## conv_top
module conv_top
#(
    parameter DATA_WIDTH  = 8,
    parameter KERNEL_SIZE = 25
)
(
    input  logic                     i_clk,
    input  logic                     i_arstn,
	input  logic                     i_arstn_perf,
	input  logic                     i_enable_count2,
    input  logic                     i_ready,
    input  logic                     i_valid,
    input  logic [KERNEL_SIZE - 1:0] i_bit_X,
    input  logic [KERNEL_SIZE - 1:0] i_bit_K,
    output logic [              1:0] o_conv,
    output logic                     o_ready,
    output logic                     o_valid,
	output logic [             31:0] o_perf_cycle_count,
	output logic [             31:0] o_perf_cycle_count2
);
export LEC_CHECK = 0
export CAP_MARGIN = 20
export CORE_MARGIN = 2
export CORE_UTILIZATION = 72
export CTS_CLUSTER_DIAMETER = 141
export CTS_CLUSTER_SIZE = 27
export PLACE_DENSITY_LB_ADDON = 0.19
export SETUP_SLACK_MARGIN = 1.49
export SLEW_MARGIN = 20
create_clock -name core_clock -period 5.05 [get_ports {i_clk}]
run.sh (not shown) runs the stock make flow with config.mk's settings and CLKGATE_MAP_FILE=.
The starting point produced a layout that fails on negative setup slack.
Then changed:
==> flow/config.mk (replaced) <==
export PLATFORM = sky130hd
export DESIGN_NAME = conv_top
export DESIGN_NICKNAME = conv_top
export VERILOG_FILES = /design/flow/design.v
export SDC_FILE = /design/flow/constraint.sdc
export NUM_CORES = 4
export LEC_CHECK = 0
export CAP_MARGIN = 5
export CORE_MARGIN = 2
export CORE_UTILIZATION = 72
export CTS_CLUSTER_DIAMETER = 29
export CTS_CLUSTER_SIZE = 27
export HOLD_SLACK_MARGIN = -0.09
export PLACE_DENSITY = 0.63
export SETUP_SLACK_MARGIN = 1.34
export SLEW_MARGIN = 20
export TNS_END_PERCENT = 5
=>
- The new run ran to the end with violations: negative setup slack
- synthesized area stays the same
- clock power rose to 3.6 times its value
- core utilization is higher by 8.0 points
- cell count went up by 5.3%
- routed wire length is higher by 32%
- cell area went up by 9.5%
Then changed:
==> flow/config.mk (replaced) <==
export PLATFORM = sky130hd
export DESIGN_NAME = conv_top
export DESIGN_NICKNAME = conv_top
export VERILOG_FILES = /design/flow/design.v
export SDC_FILE = /design/flow/constraint.sdc
export NUM_CORES = 4
export LEC_CHECK = 0
export CAP_MARGIN = 20
export CORE_MARGIN = 2
export CORE_UTILIZATION = 40
export SLEW_MARGIN = 20
==> flow/constraint.sdc (replaced) <==
create_clock -name core_clock -period 9.1 [get_ports {i_clk}]
set_input_delay 1.8200 -clock core_clock [delete_from_list [all_inputs] [get_ports {i_clk}]]
set_output_delay 1.8200 -clock core_clock [all_outputs]
set_load 0.01 [all_outputs]
The new run ran to the end with no violations.
Worst setup slack improves by 2.9 ns.
Clock power goes down by well over a third.
Synthesized cell count stays the same.
Via count goes down by about a fifth.
Global-route usage goes down by 21 points.
Combinational power goes down by well over a third.
Then changed:
--- a/flow/config.mk
+++ b/flow/config.mk
@@ -8,4 +8,6 @@
 export CAP_MARGIN = 20
 export CORE_MARGIN = 2
-export CORE_UTILIZATION = 40
+export CORE_UTILIZATION = 70
+export CTS_CLUSTER_DIAMETER = 141
+export SETUP_SLACK_MARGIN = 1.17
 export SLEW_MARGIN = 20
==> flow/constraint.sdc (replaced) <==
create_clock -name core_clock -period 7.86 [get_ports {i_clk}]
set_input_delay 1.5720 -clock core_clock [delete_from_list [all_inputs] [get_ports {i_clk}]]
set_output_delay 1.5720 -clock core_clock [all_outputs]
set_load 0.01 [all_outputs]
Final cell count goes down by roughly a tenth.
Wire length goes down by a few percent.
Cell area goes down slightly.
Register-to-register slack got worse by 1.2 ns.
Die area goes down by well over a third.
Setup slack got worse by 0.51 ns.


Setup of run 1:
Starting RTL as in the previous note.
export LEC_CHECK = 0
export ABC_AREA = 1
export CAP_MARGIN = 20
export CORE_ASPECT_RATIO = 0.93
export CORE_MARGIN = 2
export CORE_UTILIZATION = 72
export CTS_CLUSTER_DIAMETER = 27
export CTS_CLUSTER_SIZE = 76
export GPL_ROUTABILITY_DRIVEN = 1
export MAX_ROUTING_LAYER = met5
export MIN_ROUTING_LAYER = met1
export PLACE_DENSITY = 0.39
export SETUP_SLACK_MARGIN = 1.34
export SLEW_MARGIN = 0
export TNS_END_PERCENT = 100
create_clock -name core_clock -period 5.64 [get_ports {i_clk}]
Although it ran to completion, run 1 produced a layout that fails the final checks because of setup timing.
[inputs] run 2 vs run 1
Settings: clearing CTS_CLUSTER_SIZE, which used to be 76; clearing MIN_ROUTING_LAYER, which used to be met1; clearing SETUP_SLACK_MARGIN, which used to be 1.34; clearing TNS_END_PERCENT, which used to be 100; swapping 72 for 66 in CORE_UTILIZATION; clearing ABC_AREA, which used to be 1; swapping 0 for 20 in SLEW_MARGIN; clearing PLACE_DENSITY, which used to be 0.39; clearing CORE_ASPECT_RATIO, which used to be 0.93; clearing CTS_CLUSTER_DIAMETER, which used to be 27; clearing GPL_ROUTABILITY_DRIVEN, which used to be 1; clearing MAX_ROUTING_LAYER, which used to be met5; swapping 5.64 for 10.6 in the clock period (ns, I/O delays scaled along).
[summary]
- Est. power | run 2 vs run 1 | run 2 lower
- Per the comparison of run 2 with run 1, synthesis area per yosys now sits lower, count of non-filler cells in the finished layout now sits lower, hold slack now sits lower.
- Run 2: layout filler cell count is 82% higher than what run 1 reported.
- The final report for run 1 shows a completed flow and a layout that fails verification, specifically setup timing.
- The flow did not stop early for run 2: all stages ran, and the layout cleared the timing, design-rule and antenna checks.
- Changes observed in run 2 relative to run 1: post-CTS setup-driven buffer insertion count lower; total antenna diodes in the routed design moved down.
- Going from run 1 to run 2, number of global-route vias before repair shrinks by about 37%.
- For the sequential share of cell area, run 2 came in 6.1 points higher than run 1 did.
- Relative to run 1, standby leakage power has gone down in run 2.
#### Input delta (run 3 over run 2)
Settings: CORE_UTILIZATION now 72, was 66; CTS_CLUSTER_DIAMETER now 141, previously not set; CTS_CLUSTER_SIZE now 27, previously not set; SETUP_SLACK_MARGIN now -0.52, previously not set; the clock period (ns, I/O delays scaled along) now 5.32, was 10.6.
Notes after the runs:
- Run 3 vs. run 2: wire length increased 6.0%; hold slack decreased 0.10 ns; number of nets in the layout increased 305.
- The final report for run 3 shows a completed flow and a layout that fails verification, specifically setup timing.
- Taking run 3 over run 2, the area of the placeable core ratio works out to 0.925.
- Number of iterations in the first detailed-routing pass sits higher in run 3 than in run 2.
- Looking at uppermost layer routed, the met4 result is from run 3; the met5 one comes from run 2.
- For fraction of registers with async set or reset after synthesis, run 3 and run 2 come out practically identical.
- Die size: run 3 is under run 2
- Comparing buffer count excluding the clock tree in the final layout for run 2 and run 3, the smaller number came from run 2.


Starting RTL as in the previous note.
==> flow/design.v (excerpt) <==
module conv_top
#(
    parameter DATA_WIDTH  = 8,
    parameter KERNEL_SIZE = 25
)
(
    input  logic                     i_clk,
    input  logic                     i_arstn,
	input  logic                     i_arstn_perf,
	input  logic                     i_enable_count2,
    input  logic                     i_ready,
    input  logic                     i_valid,
    input  logic [KERNEL_SIZE - 1:0] i_bit_X,
    input  logic [KERNEL_SIZE - 1:0] i_bit_K,
    output logic [              1:0] o_conv,
    output logic                     o_ready,
    output logic                     o_valid,
	output logic [             31:0] o_perf_cycle_count,
	output logic [             31:0] o_perf_cycle_count2
);
    logic [3:0] s_count;
    logic s_valid_data_in;
    logic s_valid_data_out;
	logic [KERNEL_SIZE - 1:0] s_bit_X_delayed;
	logic [KERNEL_SIZE - 1:0] s_bit_K_delayed;
    logic [1:0] s_product [KERNEL_SIZE - 1:0];
    localparam N_OF_2FA = KERNEL_SIZE - 1;
    logic [N_OF_2FA - 1:0] s_carry_in;
    logic [N_OF_2FA - 1:0] s_carry_out;
    always_ff @(posedge i_clk, negedge i_arstn) begin
        if (~ i_arstn) begin
            s_bit_X_delayed <= '0;
            s_bit_K_delayed <= '0;
        end
        else if (s_valid_data_in) begin
            s_bit_X_delayed <= i_bit_X;
            s_bit_K_delayed <= i_bit_K;
        end
    end
    genvar i;
    generate
        for (i = 0; i < KERNEL_SIZE; i++) begin : serial_multipier
            serial_mul #(
                .DATA_WIDTH ( DATA_WIDTH )
            ) S_MUL0 (
                .i_clk     ( i_clk              ),
  ...
Settings: LEC_CHECK=0, CAP_MARGIN=35, CORE_MARGIN=2, CORE_UTILIZATION=72, CTS_CLUSTER_DIAMETER=29, CTS_CLUSTER_SIZE=27, HOLD_SLACK_MARGIN=0.29, PLACE_DENSITY=0.63, SETUP_SLACK_MARGIN=1.34, SLEW_MARGIN=20, TNS_END_PERCENT=100; clock period 5.05 ns.
The baseline finished but fails on negative setup slack.
==> next run, changes <==
==> flow/config.mk (replaced) <==
export PLATFORM = sky130hd
export DESIGN_NAME = conv_top
export DESIGN_NICKNAME = conv_top
export VERILOG_FILES = /design/flow/design.v
export SDC_FILE = /design/flow/constraint.sdc
export NUM_CORES = 4
export LEC_CHECK = 0
export CAP_MARGIN = 20
export CORE_MARGIN = 2
export CORE_UTILIZATION = 65
export SLEW_MARGIN = 20
==> flow/constraint.sdc (replaced) <==
create_clock -name core_clock -period 9.79 [get_ports {i_clk}]
set_input_delay 1.9580 -clock core_clock [delete_from_list [all_inputs] [get_ports {i_clk}]]
set_output_delay 1.9580 -clock core_clock [all_outputs]
set_load 0.01 [all_outputs]
Outcome: Now the flow went through all stages and came out clean. Via count went down by 19%. Design area went down by 13%. Clock-buffer cell count went down by 92. Clock power went down by 73%. Utilization went down by 19 points. Power went down by 63%. Routed wire length went down by 38%. Setup slack is better by 3.5 ns. Die area went up by 11%.
==> next run, changes <==
==> flow/constraint.sdc (replaced) <==
create_clock -name core_clock -period 8.31 [get_ports {i_clk}]
set_input_delay 1.6620 -clock core_clock [delete_from_list [all_inputs] [get_ports {i_clk}]]
set_output_delay 1.6620 -clock core_clock [all_outputs]
set_load 0.01 [all_outputs]
After rerunning:
- synthesized area does not change
- total power rises by about a fifth
- setup slack degrades by 0.78 ns
- die area is unchanged
- cell count barely changes
- combinational power rises by about a fifth
- wire length rises slightly
Power is estimated from default activity; no workload was simulated.
